Design ether_echo, start of the top module:
module ether_echo
  (
   input wire         clk,
   input wire         reset,
   input wire [127:0] rx_dataout0,
   input wire [127:0] rx_dataout1,
   input wire [127:0] rx_dataout2,
   input wire [127:0] rx_dataout3,
   input wire         rx_enaout0,
   input wire         rx_sopout0,
   input wire         rx_eopout0,
   input wire         rx_eopout1,
   input wire         rx_eopout2,
   input wire         rx_eopout3,
   input wire [3:0]   rx_mtyout0,
   input wire [3:0]   rx_mtyout1,
   input wire [3:0]   rx_mtyout2,
   input wire [3:0]   rx_mtyout3,
   output wire [511:0] send_data,
   output wire         send_valid,
   output wire         send_sop,
   output wire         send_eop,
   output wire [7:0]   send_mty,
   output wire         tx_kick,
   output wire [13:0]  tx_bytes,
   input wire          cmac_busy,
   input wire          cmac_done,
   input wire          cmac_tx_rdy
   );
Size: roughly 8200 cells after synthesis, roughly 75000 µm² of cells after synthesis.
export LEC_CHECK = 0
export CAP_MARGIN = 20
export CORE_MARGIN = 2
export CORE_UTILIZATION = 40
export SLEW_MARGIN = 20
create_clock -name core_clock -period 3.64 [get_ports {clk}]
run.sh (not shown) runs the stock make flow with config.mk's settings and CLKGATE_MAP_FILE=.
The starting point finished with timing, DRC and antenna clean.
Edit:
--- a/flow/config.mk
+++ b/flow/config.mk
@@ -10 +10,4 @@
-export CORE_UTILIZATION = 40
+export CORE_UTILIZATION = 68
+export CTS_CLUSTER_DIAMETER = 381
+export CTS_CLUSTER_SIZE = 31
+export SETUP_SLACK_MARGIN = -0.25
==> flow/constraint.sdc (replaced) <==
create_clock -name core_clock -period 3.2 [get_ports {clk}]
set_input_delay 0.6400 -clock core_clock [delete_from_list [all_inputs] [get_ports {clk}]]
set_output_delay 0.6400 -clock core_clock [all_outputs]
set_load 0.01 [all_outputs]
Non-clock buffer count grows by 63; clock power fell by about 44%; global-route usage rises by 17 points; clock skew went down by 25 ps; wire length came out lower by 3.5%; final area decreases by about 6%; total power fell by 14%; sequential share of layout area increases by 2.7 points; hold slack gets better by 21 ps.
Edit:
--- a/flow/config.mk
+++ b/flow/config.mk
@@ -10,4 +10,2 @@
-export CORE_UTILIZATION = 68
-export CTS_CLUSTER_DIAMETER = 381
-export CTS_CLUSTER_SIZE = 31
-export SETUP_SLACK_MARGIN = -0.25
+export CORE_UTILIZATION = 66
+export CTS_CLUSTER_SIZE = 14
==> flow/constraint.sdc (replaced) <==
create_clock -name core_clock -period 2.71 [get_ports {clk}]
set_input_delay 0.5420 -clock core_clock [delete_from_list [all_inputs] [get_ports {clk}]]
set_output_delay 0.5420 -clock core_clock [all_outputs]
set_load 0.01 [all_outputs]
Now the flow produced a layout that fails on setup timing.
Routed wire length climbs by a few percent.
Die area climbs by a few percent.
First-iteration DRC count drops slightly.
Non-clock buffer count climbs by 34.
Design area climbs by a few percent.
Area after synthesis is unchanged.
Count of clock-buffer cells in the layout climbs by 198.
Edit:
--- a/flow/config.mk
+++ b/flow/config.mk
@@ -10,2 +10,4 @@
-export CORE_UTILIZATION = 66
-export CTS_CLUSTER_SIZE = 14
+export CORE_UTILIZATION = 70
+export CTS_CLUSTER_DIAMETER = 214
+export CTS_CLUSTER_SIZE = 15
+export SETUP_SLACK_MARGIN = -0.17
==> flow/constraint.sdc (replaced) <==
create_clock -name core_clock -period 2.8 [get_ports {clk}]
set_input_delay 0.5600 -clock core_clock [delete_from_list [all_inputs] [get_ports {clk}]]
set_output_delay 0.5600 -clock core_clock [all_outputs]
set_load 0.01 [all_outputs]
=>
- The new run completed, yet does not pass: setup timing
- wire length rose by about 7%
- worst hold slack is worse by 83 ps
- global-route usage climbs by 5.0 points
- total power came out lower by 13%

* * *

## v41
Starting RTL as in the previous note.
## ether_echo
module ether_echo
  (
   input wire         clk,
   input wire         reset,
   input wire [127:0] rx_dataout0,
   input wire [127:0] rx_dataout1,
   input wire [127:0] rx_dataout2,
   input wire [127:0] rx_dataout3,
   input wire         rx_enaout0,
   input wire         rx_sopout0,
   input wire         rx_eopout0,
   input wire         rx_eopout1,
   input wire         rx_eopout2,
   input wire         rx_eopout3,
   input wire [3:0]   rx_mtyout0,
   input wire [3:0]   rx_mtyout1,
   input wire [3:0]   rx_mtyout2,
   input wire [3:0]   rx_mtyout3,
   output wire [511:0] send_data,
   output wire         send_valid,
   output wire         send_sop,
   output wire         send_eop,
   output wire [7:0]   send_mty,
   output wire         tx_kick,
   output wire [13:0]  tx_bytes,
   input wire          cmac_busy,
   input wire          cmac_done,
   input wire          cmac_tx_rdy
   );
    wire [7:0] recv_mty = rx_eopout3 == 1'b1 ? rx_mtyout3
	       : rx_eopout2 == 1'b1 ? rx_mtyout2 + 8'd16
	       : rx_eopout1 == 1'b1 ? rx_mtyout1 + 8'd32
	       : rx_eopout0 == 1'b1 ? rx_mtyout0 + 8'd48
               : 8'd0;
    wire [111:0] ether_header_data;
    wire         ether_header_valid;
    wire [511:0] ether_data_data;
    wire         ether_data_valid;
    wire         ether_data_sop;
    wire         ether_data_eop;
    wire [7:0]   ether_data_mty;
    ether_rx#(.APP_KEY(16'h3434)) ether_rx_i
      (
       .clk(clk),
       .reset(reset),
       .recv_data({rx_dataout0, rx_dataout1, rx_dataout2, rx_dataout3}),
       .recv_valid(rx_enaout0),
       .recv_sop(rx_sopout0),
       .recv_eop(rx_eopout0 || rx_eopout1 || rx_eopout2 || rx_eopout3),
       .recv_mty(recv_mty),
       .ether_header_data(ether_header_data),
       .ether_header_valid(ether_header_valid),
  ...
clock: 1.68 ns
lec_check: 0
cap_margin: 20
core_aspect_ratio: 0.5
core_margin: 2
core_utilization: 72
cts_cluster_diameter: 396
cts_cluster_size: 97
place_density: 0.36
setup_slack_margin: 0.1
slew_margin: 20
tns_end_percent: 5
v41 | ERROR | global routing (5_1_grt)
The following lists how v5 was set up differently from v41:
- PLACE_DENSITY: 0.36 -> unset
- SETUP_SLACK_MARGIN: 0.1 -> unset
- CORE_ASPECT_RATIO: 0.5 -> unset
- CTS_CLUSTER_DIAMETER: 396 -> unset
- CORE_UTILIZATION: 72 -> 31
- TNS_END_PERCENT: 5 -> unset
- CTS_CLUSTER_SIZE: 97 -> unset
- the clock period (ns, I/O delays scaled along): 1.68 -> 3.64
--- outcome ---
v5: flow completed, timing, DRC and antenna clean. Taking v41 as the reference, in v5 worst-case setup slack after placement now sits higher, vertical die dimension up about 110%. Taking v41 as the reference, in v5 synthesized cell count held steady; number of clock buffers inserted by TritonCTS grew by about 800%. Comparing v41 and v5, the higher number of gates resized after CTS was measured on v41. v5 has setup fix buffers added after clock tree synthesis below what v41 had. Row count was higher in v5 than in v41. v5: detailed placer's ending HPWL is 5.4% higher than what v41 reported. v5 against v41: count of library flops with an enable pin shows no meaningful change, synthesis-stage register bit count shows no meaningful change, die area shows an increase of about 130%.
Edits applied to the flow inputs when going from v5 to v59:
- swapping 31 for 40 in CORE_UTILIZATION
- swapping 3.64 for 4.0 in the clock period (ns, I/O delays scaled along)
Notes after the runs:
- The flow did not stop early for v59: all stages ran, and the layout cleared the timing, DRC and antenna checks.
- On v59: share of the core filled with cells is 11 points higher than what v5 gave.
- Setup slack in v59 is larger than in v5.
- Compared with v5, v59 is the less power-hungry design.
Setup changes, v59 to v38
- an added TNS_END_PERCENT of 75
- an added SETUP_SLACK_MARGIN of 0.7
- an added CTS_CLUSTER_SIZE of 15
- a change of CORE_UTILIZATION from 40 to 71
- an added CTS_CLUSTER_DIAMETER of 214
- a change of the clock period (ns, I/O delays scaled along) from 4.0 to 2.68
[summary]
[compare] base=v59 new=v38: area reported by Yosys stat flat, half-perimeter wire length of the detailed placement result has increased, async set-reset flop share out of synthesis neither gained nor lost much. The floorplan core density in v38 was higher than what v59 gave. Note that the clock buffer count from CTS recorded for v38 amounts to 0.72 times the value seen in v59. Summary of v59 and v38: one run falls short of a clean finish, namely v38. In v38, the count of buffers added by post-CTS timing repair for setup came out 151 above the value in v59. Taking v59 as the reference, in v38 number of primary I/O pins saw little to no change; die size went down by 82000 um2. Diff v59..v38 | post-synthesis instance area | unchanged.
#### Input delta (v39 over v38)
- clearing CTS_CLUSTER_SIZE, which used to be 15
- clearing CTS_CLUSTER_DIAMETER, which used to be 214
- swapping 71 for 40 in CORE_UTILIZATION
- clearing SETUP_SLACK_MARGIN, which used to be 0.7
- clearing TNS_END_PERCENT, which used to be 75
- swapping 2.68 for 3.02 in the clock period (ns, I/O delays scaled along)
Results
Changes observed in v39 relative to v38: portion of the post-synthesis area used by sequential elements held steady, minimum setup slack after placement grew by 0.39 ns.
Fraction of synthesized area in multiplexers came out exactly the same in v38 and v39.
Total setup buffers inserted after CTS in v39 vs v38: down 151
Between v39 and v38, it is v39 whose die area is higher, by 76%.
Per the final summary, v39 finished and its layout is clean on timing, DRC and antenna.
In v39, share of the core filled by cells before placement is lower than in v38.
Comparing v38 against v39, there is no change at all in total cell area reported by yosys after synthesis.
Between v38 and v39, the area after synthesis does not differ in any meaningful way.
Height of the die up 33% in v39 wrt v38

* * *

violet:
Starting RTL as in the previous note.
export LEC_CHECK = 0
export CAP_MARGIN = 20
export CELL_PAD_IN_SITES_GLOBAL_PLACEMENT = 3
export CORE_ASPECT_RATIO = 0.73
export CORE_MARGIN = 2
export CORE_UTILIZATION = 52
export CTS_CLUSTER_SIZE = 55
export GPL_TIMING_DRIVEN = 0
export HOLD_SLACK_MARGIN = 0.12
export PLACE_DENSITY_LB_ADDON = 0.21
export SLEW_MARGIN = 15
create_clock -name core_clock -period 4.0 [get_ports {clk}]
Stage in which a tool error killed violet: global placement without I/O (3_1_place_gp_skip_io).
Relative to violet, the following input files were edited for quartz:
Settings: CTS_CLUSTER_DIAMETER now 311, previously not set; HOLD_SLACK_MARGIN no longer set, was 0.12; PLACE_DENSITY_LB_ADDON no longer set, was 0.21; CAP_MARGIN now 5, was 20; CORE_ASPECT_RATIO no longer set, was 0.73; CTS_CLUSTER_SIZE now 74, was 55; MAX_ROUTING_LAYER now met4, previously not set; CORE_UTILIZATION now 72, was 52; ABC_AREA now 1, previously not set; CELL_PAD_IN_SITES_GLOBAL_PLACEMENT no longer set, was 3; SLEW_MARGIN now 20, was 15; GPL_TIMING_DRIVEN no longer set, was 0; the clock period (ns, I/O delays scaled along) now 2.18, was 4.0.
### Flow results
- quartz is listed as incomplete: the tool reported an error in detailed routing (5_2_route) and the run ended there.
- Looking only at fraction of the yosys area taken by sequential cells, and setting everything else aside, the higher value of quartz and violet goes to violet.
- violet → quartz: simple-gate share of the synthesized area went down 0.50 points, gate count after technology mapping went up about 20%, post-synthesis share of cell area spent on and-or and or-and gates went up 4.2 points.
- Changes observed in quartz relative to violet: area of the core went down by 25%, fraction of the core area occupied by cells at floorplan increased 20 points, area after synthesis rose 3.7%, die area shows a reduction of 25%.
### quartz -> zinc
Settings: CTS_CLUSTER_DIAMETER no longer set, was 311; MAX_ROUTING_LAYER no longer set, was met4; CTS_CLUSTER_SIZE no longer set, was 74; ABC_AREA no longer set, was 1; CAP_MARGIN now 20, was 5; CORE_UTILIZATION now 65, was 72; SETUP_SLACK_MARGIN now 0.67, previously not set; the clock period (ns, I/O delays scaled along) now 4.0, was 2.18.
## What came out
- zinc ended with every stage complete and zero timing, DRC or antenna violations.
- quartz did not finish: a tool error stopped it during detailed routing (5_2_route).
- Note that the number of different library cells in the post-synthesis netlist recorded for zinc amounts to 1.3 times the value seen in quartz.
- Number of rows in the core area grows by a few percent when moving from quartz to zinc.
- Cmp zinc and quartz / global-route wire length before repair / lower: zinc
- Re total track usage: zinc is 7.8 points down on quartz.
- Synthesized cell count (zinc vs. quartz) decreases by more than 10%
- Looking at share of synthesized cell area in and, or, nand and nor gates, zinc sits 0.50 points above quartz.
- Sort zinc and quartz by starting utilization of the core area, ascending, and zinc comes first.
- Comparing zinc and quartz, synthesized area is higher on quartz.
- Relative to quartz, number of levels in the clock H-tree has increased by 3 in zinc.
- Relative to quartz, the vertical extent of the die of zinc is higher by about 3.3%.

* * *

Setup of exp/delta:
Starting RTL as in the previous note.
clock: 2.23 ns
lec_check: 0
abc_area: 1
cap_margin: 20
core_aspect_ratio: 0.7
core_margin: 2
core_utilization: 72
cts_cluster_diameter: 352
cts_cluster_size: 10
place_density: 0.42
setup_slack_margin: 0.22
slew_margin: 20
tns_end_percent: 10
Status(exp/delta) = ERROR, stage = global routing (5_1_grt)
> inputs changed (exp/delta -> exp/willow)
# exp/delta
export LEC_CHECK = 0
export ABC_AREA = 1
export CAP_MARGIN = 20
export CORE_ASPECT_RATIO = 0.7
export CORE_MARGIN = 2
export CORE_UTILIZATION = 72
export CTS_CLUSTER_DIAMETER = 352
export CTS_CLUSTER_SIZE = 10
export PLACE_DENSITY = 0.42
export SETUP_SLACK_MARGIN = 0.22
export SLEW_MARGIN = 20
export TNS_END_PERCENT = 10
create_clock -name core_clock -period 2.23 [get_ports {clk}]
# exp/willow
export LEC_CHECK = 0
export CAP_MARGIN = 20
export CORE_MARGIN = 2
export CORE_UTILIZATION = 58
export SLEW_MARGIN = 20
create_clock -name core_clock -period 2.02 [get_ports {clk}]
### Flow results
exp/willow ran in full, but the layout does not pass; the checks complain about negative setup slack.
exp/willow ended up with a lower number of CTS-inserted buffers than exp/delta did.
exp/willow against exp/delta: fraction of the core area occupied by cells at floorplan lost 14 points, area of the synthesized netlist per yosys stat dropped 3.6%, vertical extent of the die now sits higher, horizontal die size lower.
Per the comparison of exp/willow with exp/delta, standard cell area after detailed placement did not really move; die size shows an increase of 19%.
diff inputs: exp/willow => exp/raven
# exp/willow
export LEC_CHECK = 0
export CAP_MARGIN = 20
export CORE_MARGIN = 2
export CORE_UTILIZATION = 58
export SLEW_MARGIN = 20
create_clock -name core_clock -period 2.02 [get_ports {clk}]
# exp/raven
export LEC_CHECK = 0
export CAP_MARGIN = 20
export CORE_MARGIN = 2
export CORE_UTILIZATION = 68
export CTS_CLUSTER_DIAMETER = 381
export CTS_CLUSTER_SIZE = 31
export SETUP_SLACK_MARGIN = -0.22
export SLEW_MARGIN = 20
create_clock -name core_clock -period 3.23 [get_ports {clk}]
### Flow results
Flip-flop count came out exactly the same in exp/raven and exp/willow.
Relative to exp/willow, the part of the total power dissipated in sequential elements of exp/raven is higher by 15 points.
[compare] base=exp/willow new=exp/raven: placer's final routability congestion estimate now larger, post-route standard cell area excluding fillers now sits lower, setup slack shows an increase of 0.84 ns.
Every stage of the flow completed for exp/raven, and the final layout passed the timing, DRC and antenna checks.
exp/willow had finished all stages when the layout checks came back failing, citing negative setup slack.
Changes in exp/juniper relative to exp/raven:
# exp/raven
export LEC_CHECK = 0
export CAP_MARGIN = 20
export CORE_MARGIN = 2
export CORE_UTILIZATION = 68
export CTS_CLUSTER_DIAMETER = 381
export CTS_CLUSTER_SIZE = 31
export SETUP_SLACK_MARGIN = -0.22
export SLEW_MARGIN = 20
create_clock -name core_clock -period 3.23 [get_ports {clk}]
# exp/juniper
export LEC_CHECK = 0
export CAP_MARGIN = 20
export CORE_ASPECT_RATIO = 0.5
export CORE_MARGIN = 2
export CORE_UTILIZATION = 72
export CTS_CLUSTER_DIAMETER = 396
export CTS_CLUSTER_SIZE = 97
export PLACE_DENSITY = 0.36
export SETUP_SLACK_MARGIN = 0.3
export SLEW_MARGIN = 20
export TNS_END_PERCENT = 5
create_clock -name core_clock -period 1.68 [get_ports {clk}]
--- outcome ---
Stage in which a tool error killed exp/juniper: global routing (5_1_grt).
exp/raven -> exp/juniper: yosys stat chip area delta 0, exact match
exp/raven has a lower post-cts gate resize count than exp/juniper.
Compared with exp/raven, exp/juniper shows a number of H-tree levels that is 2 lower.
Looking at cell total after placement, exp/juniper sits 198 higher than exp/raven does.
exp/juniper -> exp/raven: mux cell area share after synthesis delta 0, exact match
Power is estimated from default activity; no workload was simulated.
